## top
module top(
	input clk,
	input rst,
	input valid,
	input dir,
	input signed [31:0] n,
	output [31:0] zeroCount,
	output signed [31:0] xOut
);
	reg signed [31:0] xReg;
	wire signed [31:0] xNext;
	always @(posedge clk or posedge rst)begin
		if(rst) xReg<=32'sd50;
		else if(valid) xReg<=xNext;
	end
	assign xOut=xReg;
	wire signed[31:0] signedN;
	assign signedN=dir? n: -n;
	wire signed [31:0] addOut;
	wire signed [31:0] modOut;
	wire signed [31:0] normOut;
	wire zeroHit;
	adder uAdd(.a(xReg), .b(signedN), .sum(addOut));
	modulo uMod(.in(addOut), .out(modOut));
	normalize uNorm(.in(modOut), .out(normOut));
	comparator uCmp(.in(normOut), .zero(zeroHit));
	assign xNext=normOut;
	counter uCnt(
		.clk(clk),
		.rst(rst),
		.inc(valid&zeroHit),
		.count(zeroCount)
	);
endmodule
export LEC_CHECK = 0
export ABC_AREA = 1
export CAP_MARGIN = 20
export CORE_MARGIN = 2
export CORE_UTILIZATION = 71
export CTS_CLUSTER_DIAMETER = 195
export CTS_CLUSTER_SIZE = 31
export HOLD_SLACK_MARGIN = -0.1
export SETUP_SLACK_MARGIN = -0.3
export SLEW_MARGIN = 20
create_clock -name core_clock -period 27.6 [get_ports {clk}]
run.sh (not shown) runs the stock make flow with config.mk's settings and CLKGATE_MAP_FILE=.
Edit:
ABC_AREA = default   (was 1)
CORE_UTILIZATION = 40   (was 71)
CTS_CLUSTER_DIAMETER = default   (was 195)
CTS_CLUSTER_SIZE = default   (was 31)
HOLD_SLACK_MARGIN = default   (was -0.1)
SETUP_SLACK_MARGIN = default   (was -0.3)
clock period = 32.6 ns   (was 27.6 ns; I/O delays follow)
What happened: Worst setup slack loses 1.6 ns. Synthesized area climbs by 4.1%. Die size goes up by 82%. Register-to-register slack loses 1.5 ns. Via count came out higher by 2.0%. Design area climbs by 6.9%. Hold slack is worse by 0.029 ns. Final cell count falls by 7.6%. Wire length rose by 21%.
Edit:
CORE_UTILIZATION = 34   (was 40)
Setup slack loses 0.024 ns.
Die size came out higher by 17%.
Final cell count came out higher by 3.7%.
Area after synthesis is unchanged.
Routed wire length is higher by 0.89%.
Non-clock buffer count went up by 7.
Design area went up by 0.57%.
Edit:
CORE_UTILIZATION = 59   (was 34)
clock period = 22.7 ns   (was 32.6 ns; I/O delays follow)
Outcome:
- The new run did not get past 5_1_grt on GRT-0116
- area after synthesis does not change
- die size fell by well over a third
- synthesized cell count is unchanged


v45:
top again, from the RTL that the note above started with.
==> flow/config.mk <==
export PLATFORM = sky130hd
export DESIGN_NAME = top
export DESIGN_NICKNAME = top
export VERILOG_FILES = /design/flow/design.v
export SDC_FILE = /design/flow/constraint.sdc
export NUM_CORES = 4
export LEC_CHECK = 0
export ABC_AREA = 1
export CAP_MARGIN = 20
export CORE_MARGIN = 2
export CORE_UTILIZATION = 69
export CTS_CLUSTER_SIZE = 99
export SLEW_MARGIN = 20
export TNS_END_PERCENT = 5
==> flow/constraint.sdc <==
create_clock -name core_clock -period 22.1 [get_ports {clk}]
set_input_delay 4.4200 -clock core_clock [delete_from_list [all_inputs] [get_ports {clk}]]
set_output_delay 4.4200 -clock core_clock [all_outputs]
set_load 0.01 [all_outputs]
From the logs: v45 reached the end of the flow and failed the layout checks with setup timing.
Edits applied to the flow inputs when going from v45 to v30:
-- flow/config.mk --
<<< v45, line 11
export CORE_UTILIZATION = 69
export CTS_CLUSTER_SIZE = 99
>>> v30, line 11
export CORE_UTILIZATION = 72
export CTS_CLUSTER_DIAMETER = 229
export MAX_ROUTING_LAYER = met4
export PLACE_DENSITY_LB_ADDON = 0.2
==> flow/constraint.sdc <==
create_clock -name core_clock -period 19.3 [get_ports {clk}]
set_input_delay 3.8600 -clock core_clock [delete_from_list [all_inputs] [get_ports {clk}]]
set_output_delay 3.8600 -clock core_clock [all_outputs]
set_load 0.01 [all_outputs]
## What came out
v30 is listed as incomplete: the tool reported an error in clock tree synthesis and the run ended there.
Diff v45..v30 | instance count of the mapped netlist | unchanged
v30 — die extent in y 2.9 um lower, v45 as reference
What v30 reported for number of instances in the placed design has to be multiplied by 0.917 to get the figure for v45.
In v30, the x dimension of the die came out 2.9 um below the value in v45.
--- input diff v30..v54 ---
-- flow/config.mk --
<<< v30, line 11
export CORE_UTILIZATION = 72
>>> v54, line 11
export CORE_UTILIZATION = 69
<<< v30, line 13
>>> v54, line 13
export HOLD_SLACK_MARGIN = -0.1
<<< v30, line 14
export PLACE_DENSITY_LB_ADDON = 0.2
>>> v54, line 15
export PLACE_DENSITY = 0.62
==> flow/constraint.sdc <==
create_clock -name core_clock -period 19.8 [get_ports {clk}]
set_input_delay 3.9600 -clock core_clock [delete_from_list [all_inputs] [get_ports {clk}]]
set_output_delay 3.9600 -clock core_clock [all_outputs]
set_load 0.01 [all_outputs]
[summary]
Run status, v54: aborted in global routing, error GRT-0232
From v30 to v54 the numbers moved as follows: cell area reported after detailed placement now smaller; fraction of registers with async set/reset essentially unchanged; simple-gate share of the synthesized area roughly the same.
Chip area: v54 higher than v30
The following lists how v7 was set up differently from v54:
-- flow/config.mk --
<<< v54, line 8
export ABC_AREA = 1
>>> v7, line 8
<<< v54, line 11
export CORE_UTILIZATION = 69
export CTS_CLUSTER_DIAMETER = 229
export HOLD_SLACK_MARGIN = -0.1
export MAX_ROUTING_LAYER = met4
export PLACE_DENSITY = 0.62
>>> v7, line 10
export CORE_UTILIZATION = 58
export SETUP_SLACK_MARGIN = 5.0
<<< v54, line 17
export TNS_END_PERCENT = 5
>>> v7, line 13
==> flow/constraint.sdc <==
create_clock -name core_clock -period 18.5 [get_ports {clk}]
set_input_delay 3.7000 -clock core_clock [delete_from_list [all_inputs] [get_ports {clk}]]
set_output_delay 3.7000 -clock core_clock [all_outputs]
set_load 0.01 [all_outputs]
==> results <==
Flow for v7 halted at clock tree synthesis, error code DPL-0033. v7 vs. v54: placement-stage cell area saw an increase, synthesized instance count saw a decrease, die outline height saw an increase, total standard cell area after synthesis saw an increase. The average instance area after synthesis of v7 is higher than that of v54. Higher floorplan core density goes to v54 over v7. v54 → v7: half-perimeter wire length after placement shows an increase of 49%, row count up 6.
> inputs changed (v7 -> v15)
-- flow/config.mk --
<<< v7, line 10
export CORE_UTILIZATION = 58
export SETUP_SLACK_MARGIN = 5.0
>>> v15, line 10
export CORE_UTILIZATION = 40
==> flow/constraint.sdc <==
create_clock -name core_clock -period 34.0 [get_ports {clk}]
set_input_delay 6.8000 -clock core_clock [delete_from_list [all_inputs] [get_ports {clk}]]
set_output_delay 6.8000 -clock core_clock [all_outputs]
set_load 0.01 [all_outputs]
Findings:
In v15 the cell row count turned out 11 higher than in v7. Higher number of instances in the placed design goes to v7 over v15. The post-placement worst setup slack of v15 exceeds that of v7 by 7.85 ns. Of v7 and v15, only v15 finishes the flow clean. v7 did not run to completion, as it errored out during clock tree synthesis. Relative to v7, the initial standard-cell utilization of the core of v15 is lower by 18 points. Going from v7 to v15, die height increased 20%; post-DP HPWL shows a reduction of 25%; multiplexer share of the synthesized area shows no meaningful change. Die area: lower on v7. v15 ends up with a horizontal die size that is about 20% higher than in v7.
#### Input delta (v51 over v15)
-- flow/config.mk --
<<< v15, line 8
>>> v51, line 8
export ABC_AREA = 1
<<< v15, line 10
export CORE_UTILIZATION = 40
>>> v51, line 11
export CORE_UTILIZATION = 48
export GPL_TIMING_DRIVEN = 0
export HOLD_SLACK_MARGIN = 0.29
export MAX_ROUTING_LAYER = met4
--- outcome ---
- v51 finished all stages; the layout is clean.
- Taking v15 as the reference, in v51 fmax picked up an extra 9.7 MHz; combinational gate area lost 0.0016 mm^2; worst slack at placement picked up an extra 8.19 ns.
- Path depth of the worst reg2reg path: v51 and v15 compared, higher one is v51
- v51 packs its core tighter than v15.
- Looking at critical-path cell with the highest stage delay, the sky130_fd_sc_hd__clkdlybuf4s50_1 result is from v51; the sky130_fd_sc_hd__o311ai_1 one comes from v15.
- First-pass GRT wire length: v51 < v15
